==> inputs of exp/onyx <==
==> flow/design.v <==
module PE (
    input              clk,
    input              CIM_en,
    input              STDW,  
    input              STDR,  
    input        [5:0] STD_A,  
    input        [3:0] weight_in,  
    input      [255:0] act_in,  
    output reg   [3:0] weight_out,  
    output reg  [13:0] PSUM  
);
reg  [255:0] weight;  
integer i;
always @(posedge clk) begin
    for (i = 0; i < 64; i = i+1) begin
        if (STDW && STD_A == i) begin  
            weight[4*i+3 -: 4] <= weight_in;
        end
    end
end
always@(*) begin
    weight_out = 4'b0;
    PSUM = 14'b0;
    if (STDW) begin  
    end
    else if (STDR) begin  
        weight_out = weight[4*STD_A+3 -: 4];
    end
    else begin  
        if (CIM_en) begin
            for (i = 0; i < 64; i = i+1) begin
                PSUM = PSUM + weight[4*i+3 -: 4] * act_in[4*i+3 -: 4];  
            end
        end
    end
end
endmodule
==> flow/run.sh <==
#!/bin/bash
# the make line also repeats each setting of config.mk as NAME=value (left out here)
make -C /OpenROAD-flow-scripts/flow DESIGN_CONFIG=/design/flow/config.mk WORK_HOME=/design/flow/orfs CLKGATE_MAP_FILE= finish
==> flow/config.mk <==
export PLATFORM = sky130hd
export DESIGN_NAME = PE
export DESIGN_NICKNAME = PE
export VERILOG_FILES = /design/flow/design.v
export SDC_FILE = /design/flow/constraint.sdc
export NUM_CORES = 4
export LEC_CHECK = 0
export CAP_MARGIN = 30
export CELL_PAD_IN_SITES_GLOBAL_PLACEMENT = 0
export CORE_ASPECT_RATIO = 0.72
export CORE_MARGIN = 2
export CORE_UTILIZATION = 72
export GPL_ROUTABILITY_DRIVEN = 1
export MAX_ROUTING_LAYER = met4
export SLEW_MARGIN = 10
export TNS_END_PERCENT = 40
==> flow/constraint.sdc <==
create_clock -name core_clock -period 13.2 [get_ports {clk}]
set_input_delay 2.6400 -clock core_clock [delete_from_list [all_inputs] [get_ports {clk}]]
set_output_delay 2.6400 -clock core_clock [all_outputs]
set_load 0.01 [all_outputs]
==> exp/raven: changes against exp/onyx <==
- CAP_MARGIN: 30 -> 0
- CORE_ASPECT_RATIO: 0.72 -> 0.91
- CTS_CLUSTER_DIAMETER: not set -> 28
- CTS_CLUSTER_SIZE: not set -> 50
- PLACE_DENSITY_LB_ADDON: not set -> 0.0
- SETUP_SLACK_MARGIN: not set -> -2.0
- TNS_END_PERCENT: 40 -> 60
==> flow/constraint.sdc (replaced) <==
create_clock -name core_clock -period 15.8 [get_ports {clk}]
set_input_delay 3.1600 -clock core_clock [delete_from_list [all_inputs] [get_ports {clk}]]
set_output_delay 3.1600 -clock core_clock [all_outputs]
set_load 0.01 [all_outputs]
==> exp/violet: changes against exp/onyx <==
- CAP_MARGIN: 30 -> 20
- CELL_PAD_IN_SITES_GLOBAL_PLACEMENT: 0 -> not set
- CORE_ASPECT_RATIO: 0.72 -> not set
- CTS_CLUSTER_DIAMETER: not set -> 88
- CTS_CLUSTER_SIZE: not set -> 17
- GPL_ROUTABILITY_DRIVEN: 1 -> not set
- MAX_ROUTING_LAYER: met4 -> not set
- SLEW_MARGIN: 10 -> 20
- TNS_END_PERCENT: 40 -> not set
==> flow/constraint.sdc (replaced) <==
create_clock -name core_clock -period 10.8 [get_ports {clk}]
set_input_delay 2.1600 -clock core_clock [delete_from_list [all_inputs] [get_ports {clk}]]
set_output_delay 2.1600 -clock core_clock [all_outputs]
set_load 0.01 [all_outputs]
==> qor summary <==
Total Wirelength: exp/raven 145900 um; exp/onyx 143000 um; exp/violet 156700 um
DR WL met2: exp/raven 66010 um; exp/onyx 62040 um; exp/violet 73010 um
Die boundary width: exp/raven 272.7 um; exp/onyx 306.1 um; exp/violet 260.4 um
Slew of the pin with the lowest slew margin: exp/raven 1.405 ns; exp/onyx 1.018 ns; exp/violet 1.264 ns
HPWL after DPL: exp/raven 119100 um; exp/onyx 118800 um; exp/violet 124800 um
Arr. time, crit path: exp/raven 13.51 ns; exp/onyx 11.71 ns; exp/violet 11.63 ns
Highest-delay cell along the critical path: exp/raven sky130_fd_sc_hd__fa_1; exp/onyx sky130_fd_sc_hd__fa_2; exp/violet sky130_fd_sc_hd__fa_1
Area of the die: exp/raven 0.06779 mm^2; exp/onyx 0.06781 mm^2; exp/violet 0.06778 mm^2
Number of gates resized after CTS: exp/raven 0; exp/onyx 624; exp/violet 675
Delay of the slowest critical-path stage: exp/raven 0.57 ns; exp/onyx 0.62 ns; exp/violet 0.68 ns
Outcome: exp/raven failed layout checks; exp/onyx failed layout checks; exp/violet failed layout checks
Layout check failures: exp/raven negative setup slack; exp/onyx negative setup slack; exp/violet negative setup slack
